==> v20: inputs <==
// rrc_filter
module rrc_filter #(
	parameter WIDTH = 9
)(
	input logic clk,
	input logic rst,
	input logic signed [WIDTH-1:0] filter_in,
	output logic signed [WIDTH-1:0] filter_out
);
clock: 16.8 ns
lec_check: 0
abc_area: 1
cap_margin: 20
cell_pad_in_sites_detail_placement: 2
cell_pad_in_sites_global_placement: 1
core_aspect_ratio: 1.04
core_margin: 9
core_utilization: 30
cts_cluster_diameter: 190
gpl_routability_driven: 0
hold_slack_margin: -0.01
max_routing_layer: met4
min_routing_layer: met2
place_density: 0.42
setup_slack_margin: 0.89
slew_margin: 20
tns_end_percent: 60
run.sh (not shown) runs the stock make flow with config.mk's settings and CLKGATE_MAP_FILE=.
==> v37 (differences from v20) <==
- ABC_AREA: 1 -> not set
- CELL_PAD_IN_SITES_DETAIL_PLACEMENT: 2 -> 0
- CELL_PAD_IN_SITES_GLOBAL_PLACEMENT: 1 -> 0
- CORE_MARGIN: 9 -> 8
- CORE_UTILIZATION: 30 -> 53
- CTS_CLUSTER_DIAMETER: 190 -> not set
- HOLD_SLACK_MARGIN: -0.01 -> not set
- MIN_ROUTING_LAYER: met2 -> not set
- SETUP_SLACK_MARGIN: 0.89 -> 1.72
- TNS_END_PERCENT: 60 -> 50
==> flow/constraint.sdc (replaced) <==
create_clock -name core_clock -period 10.4 [get_ports {clk}]
set_input_delay 2.0800 -clock core_clock [delete_from_list [all_inputs] [get_ports {clk}]]
set_output_delay 2.0800 -clock core_clock [all_outputs]
set_load 0.01 [all_outputs]
==> v26 (differences from v20) <==
- CELL_PAD_IN_SITES_DETAIL_PLACEMENT: 2 -> not set
- CELL_PAD_IN_SITES_GLOBAL_PLACEMENT: 1 -> not set
- CORE_ASPECT_RATIO: 1.04 -> not set
- CORE_MARGIN: 9 -> 2
- CORE_UTILIZATION: 30 -> 72
- CTS_CLUSTER_DIAMETER: 190 -> 200
- GPL_ROUTABILITY_DRIVEN: 0 -> not set
- HOLD_SLACK_MARGIN: -0.01 -> not set
- MAX_ROUTING_LAYER: met4 -> not set
- MIN_ROUTING_LAYER: met2 -> not set
- PLACE_DENSITY: 0.42 -> not set
- PLACE_DENSITY_LB_ADDON: not set -> 0.04
- SETUP_SLACK_MARGIN: 0.89 -> -0.56
- TNS_END_PERCENT: 60 -> not set
==> flow/constraint.sdc (replaced) <==
create_clock -name core_clock -period 5.65 [get_ports {clk}]
set_input_delay 1.1300 -clock core_clock [delete_from_list [all_inputs] [get_ports {clk}]]
set_output_delay 1.1300 -clock core_clock [all_outputs]
set_load 0.01 [all_outputs]
==> results.md <==
| Stage | Item | Reported |
| --- | --- | --- |
| setup path | Critical path destination | filter_out[3] |
| synth | Number of unique standard cell types used by synthesis | 35 |
| timing | Worst-case headroom to the max-slew limit | 0.262 |
| global route | Number of global-route vias before repair | 28500 |
| synth | Largest cells by area | sky130_fd_sc_hd__fa_1 (32%), sky130_fd_sc_hd__dfrtp_1 (28%), sky130_fd_sc_hd__ha_1 (16%) |
| finish | Logic inverters | 690 |
| synth | Top cell type's share of synthesized area | 0.318 |
| drt | WL per Instance | 22.1 um |
| timing | Final clock period utilization by the worst path | 0.641 |
| drt | Number of detailed-route iterations in the first pass | 5 |
| outcome | Run status | finished clean |
Source of the figures above: v20

==> results.md <==
| Stage | Item | Reported |
| --- | --- | --- |
| timing | Final setup viols | 9 |
| timing | Fin worst setup slack | -3860 ps |
| synth | Top cell type's share of synthesized area | 0.318 |
| outcome | Violated checks | negative setup slack |
| setup path | Critical path destination | filter_out[1] |
| drt | WL per Instance | 24.5 um |
| timing | Highest clock frequency the design can meet | 105 MHz |
| synth | Number of unique standard cell types used by synthesis | 35 |
| outcome | Run status | finished with violations |
| timing | Worst-case headroom to the max-slew limit | 0.327 |
| timing | Final clock period utilization by the worst path | 1.68 |
| drt | Number of detailed-route iterations in the first pass | 6 |
| finish | Logic inverters | 690 |
Source of the figures above: v26

==> results.md <==
| Stage | Item | Reported |
| --- | --- | --- |
| outcome | Run status | finished clean |
| synth | Top cell type's share of synthesized area | 0.322 |
| global route | Number of global-route vias before repair | 16600 |
| finish | Non-Filler Instances | 2955 |
| setup path | Critical path destination | filter_out[0] |
| timing | Number of pins with negative max-slew slack in the final report | 0 |
| timing | Final setup viols | 0 |
| drt | Number of detailed-route iterations in the first pass | 5 |
| finish | Logic inverters | 607 |
| timing | Final clock period utilization by the worst path | 0.938 |
| synth | Number of unique standard cell types used by synthesis | 54 |
| drt | Total antenna diodes in the routed design | 1 |
| timing | Worst-case headroom to the max-slew limit | 0.401 |
| setup path | CP startpoint | shift_reg_out[16][4] |
| setup path | Type of origin of the critical path | flip-flop |
| worst hold path | Worst hold path endpoint | shift_reg_out[23][5] |
| setup path | Crit. path cell count | 36 |
| finish | Final core utilization | 0.607 |
| setup path | CP top delay family | adder cells |
Source of the figures above: v37


---

==> run a <==
==> flow/design.v <==
`timescale 1ns / 1ps
module rrc_filter #(
	parameter WIDTH = 9
)(
	input logic clk,
	input logic rst,
	input logic signed [WIDTH-1:0] filter_in,
	output logic signed [WIDTH-1:0] filter_out
);
	logic signed [WIDTH-1:0] shift_reg_out [0:31];
	logic signed [2*WIDTH-1:0] mul_sum [0:32];
	logic signed [23:0] acc_sum;
	integer i;
	always @(posedge clk or posedge rst) begin
		if(rst) begin
			for(i = 0; i < 32; i=i+1) begin
				shift_reg_out[i] <= 9'b0;
			end
		end
		else begin
			shift_reg_out[0] <= filter_in;
			for(i = 0; i < 31; i=i+1) begin
				shift_reg_out[i+1] <= shift_reg_out[i];
			end
		end
	end
	multiplier_9b #(.WIDTH(9)) MUL0(.mul_in(filter_in), .coefficient(9'd0), .mul_out(mul_sum[0]));
	multiplier_9b #(.WIDTH(9)) MUL1(.mul_in(shift_reg_out[0]), .coefficient(-9'd1), .mul_out(mul_sum[1]));
	multiplier_9b #(.WIDTH(9)) MUL2(.mul_in(shift_reg_out[1]), .coefficient(9'd1),.mul_out(mul_sum[2]));
	multiplier_9b #(.WIDTH(9)) MUL3(.mul_in(shift_reg_out[2]), .coefficient(9'd0),.mul_out(mul_sum[3]));
	multiplier_9b #(.WIDTH(9)) MUL4(.mul_in(shift_reg_out[3]), .coefficient(-9'd1),.mul_out(mul_sum[4]));
	multiplier_9b #(.WIDTH(9)) MUL5(.mul_in(shift_reg_out[4]), .coefficient(9'd2),.mul_out(mul_sum[5]));
	multiplier_9b #(.WIDTH(9)) MUL6(.mul_in(shift_reg_out[5]), .coefficient(9'd0),.mul_out(mul_sum[6]));
	multiplier_9b #(.WIDTH(9)) MUL7(.mul_in(shift_reg_out[6]), .coefficient(-9'd2),.mul_out(mul_sum[7]));
	multiplier_9b #(.WIDTH(9)) MUL8(.mul_in(shift_reg_out[7]), .coefficient(9'd2),.mul_out(mul_sum[8]));
	multiplier_9b #(.WIDTH(9)) MUL9(.mul_in(shift_reg_out[8]), .coefficient(9'd0),.mul_out(mul_sum[9]));
	multiplier_9b #(.WIDTH(9)) MUL10(.mul_in(shift_reg_out[9]), .coefficient(-9'd6),.mul_out(mul_sum[10]));
	multiplier_9b #(.WIDTH(9)) MUL11(.mul_in(shift_reg_out[10]), .coefficient(9'd8),.mul_out(mul_sum[11]));
	multiplier_9b #(.WIDTH(9)) MUL12(.mul_in(shift_reg_out[11]), .coefficient(9'd10),.mul_out(mul_sum[12]));
	multiplier_9b #(.WIDTH(9)) MUL13(.mul_in(shift_reg_out[12]), .coefficient(-9'd28),.mul_out(mul_sum[13]));
	multiplier_9b #(.WIDTH(9)) MUL14(.mul_in(shift_reg_out[13]), .coefficient(-9'd14),.mul_out(mul_sum[14]));
	multiplier_9b #(.WIDTH(9)) MUL15(.mul_in(shift_reg_out[14]), .coefficient(9'd111),.mul_out(mul_sum[15]));
	multiplier_9b #(.WIDTH(9)) MUL16(.mul_in(shift_reg_out[15]), .coefficient(9'd196),.mul_out(mul_sum[16]));
	multiplier_9b #(.WIDTH(9)) MUL17(.mul_in(shift_reg_out[16]), .coefficient(9'd111),.mul_out(mul_sum[17]));
	multiplier_9b #(.WIDTH(9)) MUL18(.mul_in(shift_reg_out[17]), .coefficient(-9'd14),.mul_out(mul_sum[18]));
	multiplier_9b #(.WIDTH(9)) MUL19(.mul_in(shift_reg_out[18]), .coefficient(-9'd28),.mul_out(mul_sum[19]));
	multiplier_9b #(.WIDTH(9)) MUL20(.mul_in(shift_reg_out[19]), .coefficient(9'd10),.mul_out(mul_sum[20]));
	multiplier_9b #(.WIDTH(9)) MUL21(.mul_in(shift_reg_out[20]), .coefficient(9'd8),.mul_out(mul_sum[21]));
	multiplier_9b #(.WIDTH(9)) MUL22(.mul_in(shift_reg_out[21]), .coefficient(-9'd6),.mul_out(mul_sum[22]));
	multiplier_9b #(.WIDTH(9)) MUL23(.mul_in(shift_reg_out[22]), .coefficient(9'd0),.mul_out(mul_sum[23]));
	multiplier_9b #(.WIDTH(9)) MUL24(.mul_in(shift_reg_out[23]), .coefficient(9'd2),.mul_out(mul_sum[24]));
	multiplier_9b #(.WIDTH(9)) MUL25(.mul_in(shift_reg_out[24]), .coefficient(-9'd2),.mul_out(mul_sum[25]));
	multiplier_9b #(.WIDTH(9)) MUL26(.mul_in(shift_reg_out[25]), .coefficient(9'd0),.mul_out(mul_sum[26]));
	multiplier_9b #(.WIDTH(9)) MUL27(.mul_in(shift_reg_out[26]), .coefficient(9'd2),.mul_out(mul_sum[27]));
	multiplier_9b #(.WIDTH(9)) MUL28(.mul_in(shift_reg_out[27]), .coefficient(-9'd1),.mul_out(mul_sum[28]));
	multiplier_9b #(.WIDTH(9)) MUL29(.mul_in(shift_reg_out[28]), .coefficient(9'd0),.mul_out(mul_sum[29]));
	multiplier_9b #(.WIDTH(9)) MUL30(.mul_in(shift_reg_out[29]), .coefficient(9'd1),.mul_out(mul_sum[30]));
	multiplier_9b #(.WIDTH(9)) MUL31(.mul_in(shift_reg_out[30]), .coefficient(-9'd1),.mul_out(mul_sum[31]));
	multiplier_9b #(.WIDTH(9)) MUL32(.mul_in(shift_reg_out[31]), .coefficient(9'd0),.mul_out(mul_sum[32]));
	always_comb begin : accumulate_sum
		acc_sum = mul_sum[0] + mul_sum[1] + mul_sum[2] + mul_sum[3] + mul_sum[4] + 
		mul_sum[5] + mul_sum[6] + mul_sum[7] + mul_sum[8] + mul_sum[9] + 
		mul_sum[10] + mul_sum[11] + mul_sum[12] + mul_sum[13] + mul_sum[14] + 
		mul_sum[15] + mul_sum[16] + mul_sum[17] + mul_sum[18] + mul_sum[19] + 
		mul_sum[20] + mul_sum[21] + mul_sum[22] + mul_sum[23] + mul_sum[24] + 
		mul_sum[25] + mul_sum[26] + mul_sum[27] + mul_sum[28] + mul_sum[29] + 
		mul_sum[30] + mul_sum[31] + mul_sum[32];  
	end
	logic signed [15:0] trunc_frac_sum;
	assign trunc_frac_sum = acc_sum[23:8];
	always_ff @( posedge clk or posedge rst ) begin : blockName
		if(rst) begin
			filter_out <= 0;
		end
		else if(trunc_frac_sum > 255) begin
			filter_out <= 255;
		end
		else if(trunc_frac_sum < -256) begin
			filter_out <= -256;
		end
		else begin
			filter_out <= trunc_frac_sum;
		end
	end
endmodule
module multiplier_9b #(
	parameter WIDTH = 9
)(
	input logic signed [WIDTH-1:0] mul_in,
	input logic signed [WIDTH-1:0] coefficient,
	output logic signed [2*WIDTH-1:0] mul_out
);
	assign mul_out = mul_in * coefficient;
endmodule
==> flow/run.sh <==
#!/bin/bash
# the make line also repeats each setting of config.mk as NAME=value (left out here)
make -C /OpenROAD-flow-scripts/flow DESIGN_CONFIG=/design/flow/config.mk WORK_HOME=/design/flow/orfs CLKGATE_MAP_FILE= finish
==> flow/config.mk <==
export PLATFORM = sky130hd
export DESIGN_NAME = rrc_filter
export DESIGN_NICKNAME = rrc_filter
export VERILOG_FILES = /design/flow/design.v
export SDC_FILE = /design/flow/constraint.sdc
export NUM_CORES = 4
export LEC_CHECK = 0
export CAP_MARGIN = 20
export CELL_PAD_IN_SITES_DETAIL_PLACEMENT = 0
export CELL_PAD_IN_SITES_GLOBAL_PLACEMENT = 0
export CORE_ASPECT_RATIO = 1.04
export CORE_MARGIN = 2
export CORE_UTILIZATION = 71
export GPL_ROUTABILITY_DRIVEN = 0
export MAX_ROUTING_LAYER = met4
export PLACE_DENSITY_LB_ADDON = 0.06
export SETUP_SLACK_MARGIN = 1.72
export SLEW_MARGIN = 20
export TNS_END_PERCENT = 50
==> flow/constraint.sdc <==
create_clock -name core_clock -period 10.4 [get_ports {clk}]
set_input_delay 2.0800 -clock core_clock [delete_from_list [all_inputs] [get_ports {clk}]]
set_output_delay 2.0800 -clock core_clock [all_outputs]
set_load 0.01 [all_outputs]
==> inputs of run b, as changes to run a <==
- CORE_MARGIN: 2 -> 8
- CORE_UTILIZATION: 71 -> 57
- PLACE_DENSITY_LB_ADDON: 0.06 -> unset
==> flow/constraint.sdc (replaced) <==
create_clock -name core_clock -period 6.39 [get_ports {clk}]
set_input_delay 1.2780 -clock core_clock [delete_from_list [all_inputs] [get_ports {clk}]]
set_output_delay 1.2780 -clock core_clock [all_outputs]
set_load 0.01 [all_outputs]
==> qor summary <==
Outcome: run b finished with violations; run a no timing/DRC/antenna violations
Violated checks: run b setup timing; run a -
Flip-flop and latch area: run b 7220 um2; run a 7230 um2
Met2 WL: run b 31500 um; run a 29300 um
Area of the multi-input gates: run b 16600 um2; run a 16600 um2
OpenROAD warnings: run b 64; run a 66
Capturing element of the worst setup path: run b filter_out[2]$_DFF_PP0_; run a filter_out[3]$_DFF_PP0_
Dpl cell area: run b 29800 um2; run a 26400 um2
Worst R2R Setup Slack: run b -3420 ps; run a 360 ps
Post-route clock period utilization: run b 154%; run a 96.6%
Post-CTS clock slew at the launch and capture registers of the worst setup and hold paths: run b 60 ps; run a 70 ps
Final Core Density: run b 72.0%; run a 80.8%
Non-filler cells, final: run b 3298; run a 2771
Crit path DAT: run b 10290 ps; run a 10520 ps
Average wire length per cell after detail routing: run b 18.7 um; run a 21.1 um
Met2 Usage GRT: run b 45.2%; run a 57.8%
Hold WS: run b 347 ps; run a 345 ps
Total length of routed wires: run b 61700 um; run a 58400 um
Area of the die: run b 51700 um2; run a 37400 um2
